==> inputs of 01-23 <==
==> flow/design.v <==
module vedic_mult8_reg (
  input  wire        clk,
  input  wire [7:0]  a,
  input  wire [7:0]  b,
  output reg  [15:0] p
);
  reg  [7:0]  a_q, b_q;
  wire [15:0] prod;
  bit_8_vedic u_mult (.in1(a_q), .in2(b_q), .out(prod));
  always @(posedge clk) begin
    a_q <= a;
    b_q <= b;
    p   <= prod;
  end
endmodule

`timescale 1ns / 1ps
module bit_2_vedic(in1,in2,out);
input [1:0] in1,in2;
output [3:0] out;
wire pp1,pp2,pp3,pp4;
assign pp1=in1[0]&in2[0];
assign pp2=in1[1]&in2[0];
assign pp3=in1[0]&in2[1];
assign pp4=in1[1]&in2[1];
assign out=pp1+{pp2,1'b0}+{pp3,1'b0}+{pp4,2'b00};
endmodule
`timescale 1ns / 1ps
module bit_4_vedic(in1,in2,out);
input [3:0] in1,in2;
output [7:0] out;
wire [3:0] pp1,pp2,pp3,pp4;
bit_2_vedic b1(in1[1:0],in2[1:0],pp1);
bit_2_vedic b2(in1[1:0],in2[3:2],pp2);
bit_2_vedic b3(in1[3:2],in2[1:0],pp3);
bit_2_vedic b4(in1[3:2],in2[3:2],pp4);
assign out=pp1+{pp2,2'b00}+{pp3,2'b00}+{pp4,4'b0000};
endmodule
`timescale 1ns / 1ps
module bit_8_vedic(in1,in2,out);
input [7:0] in1,in2;
output [15:0] out;
wire [7:0] pp1,pp2,pp3,pp4;
bit_4_vedic a1(in1[3:0],in2[3:0],pp1);
bit_4_vedic a2(in1[3:0],in2[7:4],pp2);
bit_4_vedic a3(in1[7:4],in2[3:0],pp3);
bit_4_vedic a4(in1[7:4],in2[7:4],pp4);
assign out=pp1+{pp2,4'b0000}+{pp3,4'b0000}+{pp4,8'b00000000};
endmodule
==> flow/run.sh <==
#!/bin/bash
# the make line also repeats each setting of config.mk as NAME=value (left out here)
make -C /OpenROAD-flow-scripts/flow DESIGN_CONFIG=/design/flow/config.mk WORK_HOME=/design/flow/orfs CLKGATE_MAP_FILE= finish
==> flow/config.mk <==
export PLATFORM = sky130hd
export DESIGN_NAME = vedic_mult8_reg
export DESIGN_NICKNAME = vedic_mult8_reg
export VERILOG_FILES = /design/flow/design.v
export SDC_FILE = /design/flow/constraint.sdc
export NUM_CORES = 4
export LEC_CHECK = 0
export ABC_AREA = 1
export CAP_MARGIN = 0
export CORE_MARGIN = 7
export CORE_UTILIZATION = 53
export CTS_CLUSTER_DIAMETER = 331
export CTS_CLUSTER_SIZE = 100
export GPL_ROUTABILITY_DRIVEN = 1
export GPL_TIMING_DRIVEN = 0
export SETUP_SLACK_MARGIN = -0.34
export SLEW_MARGIN = 20
export TNS_END_PERCENT = 35
==> flow/constraint.sdc <==
create_clock -name core_clock -period 3.42 [get_ports {clk}]
set_input_delay 0.6840 -clock core_clock [delete_from_list [all_inputs] [get_ports {clk}]]
set_output_delay 0.6840 -clock core_clock [all_outputs]
set_load 0.01 [all_outputs]
==> 07-18 (differences from 01-23) <==
- ABC_AREA: 1 -> default
- CAP_MARGIN: 0 -> 20
- CORE_MARGIN: 7 -> 2
- CORE_UTILIZATION: 53 -> 68
- CTS_CLUSTER_DIAMETER: 331 -> default
- CTS_CLUSTER_SIZE: 100 -> default
- GPL_ROUTABILITY_DRIVEN: 1 -> default
- GPL_TIMING_DRIVEN: 0 -> default
- SETUP_SLACK_MARGIN: -0.34 -> -0.31
- TNS_END_PERCENT: 35 -> default
==> flow/constraint.sdc (replaced) <==
create_clock -name core_clock -period 4.66 [get_ports {clk}]
set_input_delay 0.9320 -clock core_clock [delete_from_list [all_inputs] [get_ports {clk}]]
set_output_delay 0.9320 -clock core_clock [all_outputs]
set_load 0.01 [all_outputs]
==> 06-17 (differences from 01-23) <==
- ABC_AREA: 1 -> default
- CAP_MARGIN: 0 -> 20
- CORE_MARGIN: 7 -> 2
- CORE_UTILIZATION: 53 -> 40
- CTS_CLUSTER_DIAMETER: 331 -> default
- CTS_CLUSTER_SIZE: 100 -> default
- GPL_ROUTABILITY_DRIVEN: 1 -> default
- GPL_TIMING_DRIVEN: 0 -> default
- SETUP_SLACK_MARGIN: -0.34 -> default
- TNS_END_PERCENT: 35 -> default
==> flow/constraint.sdc (replaced) <==
create_clock -name core_clock -period 5.1 [get_ports {clk}]
set_input_delay 1.0200 -clock core_clock [delete_from_list [all_inputs] [get_ports {clk}]]
set_output_delay 1.0200 -clock core_clock [all_outputs]
set_load 0.01 [all_outputs]
==> 03-05 (differences from 01-23) <==
- CAP_MARGIN: 0 -> 35
- CORE_MARGIN: 7 -> 2
- CORE_UTILIZATION: 53 -> 72
- CTS_CLUSTER_DIAMETER: 331 -> 221
- CTS_CLUSTER_SIZE: 100 -> 14
- GPL_ROUTABILITY_DRIVEN: 1 -> default
- GPL_TIMING_DRIVEN: 0 -> default
- SETUP_SLACK_MARGIN: -0.34 -> -0.32
- TNS_END_PERCENT: 35 -> default
==> flow/constraint.sdc (replaced) <==
create_clock -name core_clock -period 4.4 [get_ports {clk}]
set_input_delay 0.8800 -clock core_clock [delete_from_list [all_inputs] [get_ports {clk}]]
set_output_delay 0.8800 -clock core_clock [all_outputs]
set_load 0.01 [all_outputs]
==> notes <==
- 01-23 finished but failed the layout checks on setup timing. 06-17 produced a clean layout. 07-18 completed and failed the layout checks on setup timing. 03-05 died in 5_1_grt (DPL-0033).
- Cell count, lowest first: 07-18, 06-17, 01-23.
- In sequential cell count, 07-18 and 01-23 do not differ.
- Non-clock buffer count, lowest first: 06-17, 01-23, 07-18.
- Via count, lowest first: 06-17, 01-23, 07-18.
- The highest fmax belongs to 01-23, the lowest to 07-18.
- Sequential share of layout area: 01-23 < 07-18 < 06-17.
- Clock-buffer cell count: 01-23 is higher than 06-17 (1).
- Core utilization: 07-18 > 01-23 > 06-17.
- The lowest combinational power belongs to 06-17, the highest to 01-23.
==> figures <==
Layout-to-synthesis area ratio: 07-18 1.3092x; 06-17 1.2818x; 01-23 1.2862x; 03-05 -
Switching Power: 07-18 0.0008563 W; 06-17 0.0006761 W; 01-23 0.001049 W; 03-05 -
Met1 Routed Length: 07-18 3.283 mm; 06-17 3.232 mm; 01-23 3.127 mm; 03-05 -
Number of setup violations in the final report: 07-18 7; 06-17 0; 01-23 10; 03-05 -
Worst reg2reg path depth: 07-18 23; 06-17 23; 01-23 29; 03-05 -
Number of tap instances: 07-18 54; 06-17 102; 01-23 77; 03-05 -
Number of instances in the synthesized netlist: 07-18 351; 06-17 351; 01-23 460; 03-05 460
TNS Setup: 07-18 -1696 ps; 06-17 0 ps; 01-23 -9625 ps; 03-05 -
Number of DRC markers in iteration 0: 07-18 147; 06-17 52; 01-23 77; 03-05 -
Total number of nets in the final design: 07-18 532; 06-17 521; 01-23 620; 03-05 -
Fin crit period: 07-18 5000 ps; 06-17 4901 ps; 01-23 4654 ps; 03-05 -
Flip-flop and latch share of the layout cell area: 07-18 0.1519; 06-17 0.1558; 01-23 0.1518; 03-05 -
Result of the run: 07-18 finished with violations; 06-17 finished clean; 01-23 finished with violations; 03-05 aborted with a tool error
Failing step: 07-18 -; 06-17 -; 01-23 -; 03-05 5_1_grt
Reasons for failing layout checks: 07-18 setup timing; 06-17 -; 01-23 setup timing; 03-05 -
Setup ws final: 07-18 -340.0 ps; 06-17 198.7 ps; 01-23 -1234 ps; 03-05 -
WHS: 07-18 632.4 ps; 06-17 516.5 ps; 01-23 616.6 ps; 03-05 -
Clock latency of the later-clocked register in the worst-skew pair: 07-18 290 ps; 06-17 290 ps; 01-23 290 ps; 03-05 -
Crit path to: 07-18 p[15]; 06-17 p[15]; 01-23 p[15]; 03-05 -
Part of the power in combinational logic: 07-18 0.684; 06-17 0.657; 01-23 0.664; 03-05 -
Post-Syn Nets: 07-18 460; 06-17 460; 01-23 569; 03-05 569
Number of clock-tree buffers in the layout: 07-18 5; 06-17 5; 01-23 6; 03-05 -
Power figures rest on the tool's default switching activity, not on a simulated workload.
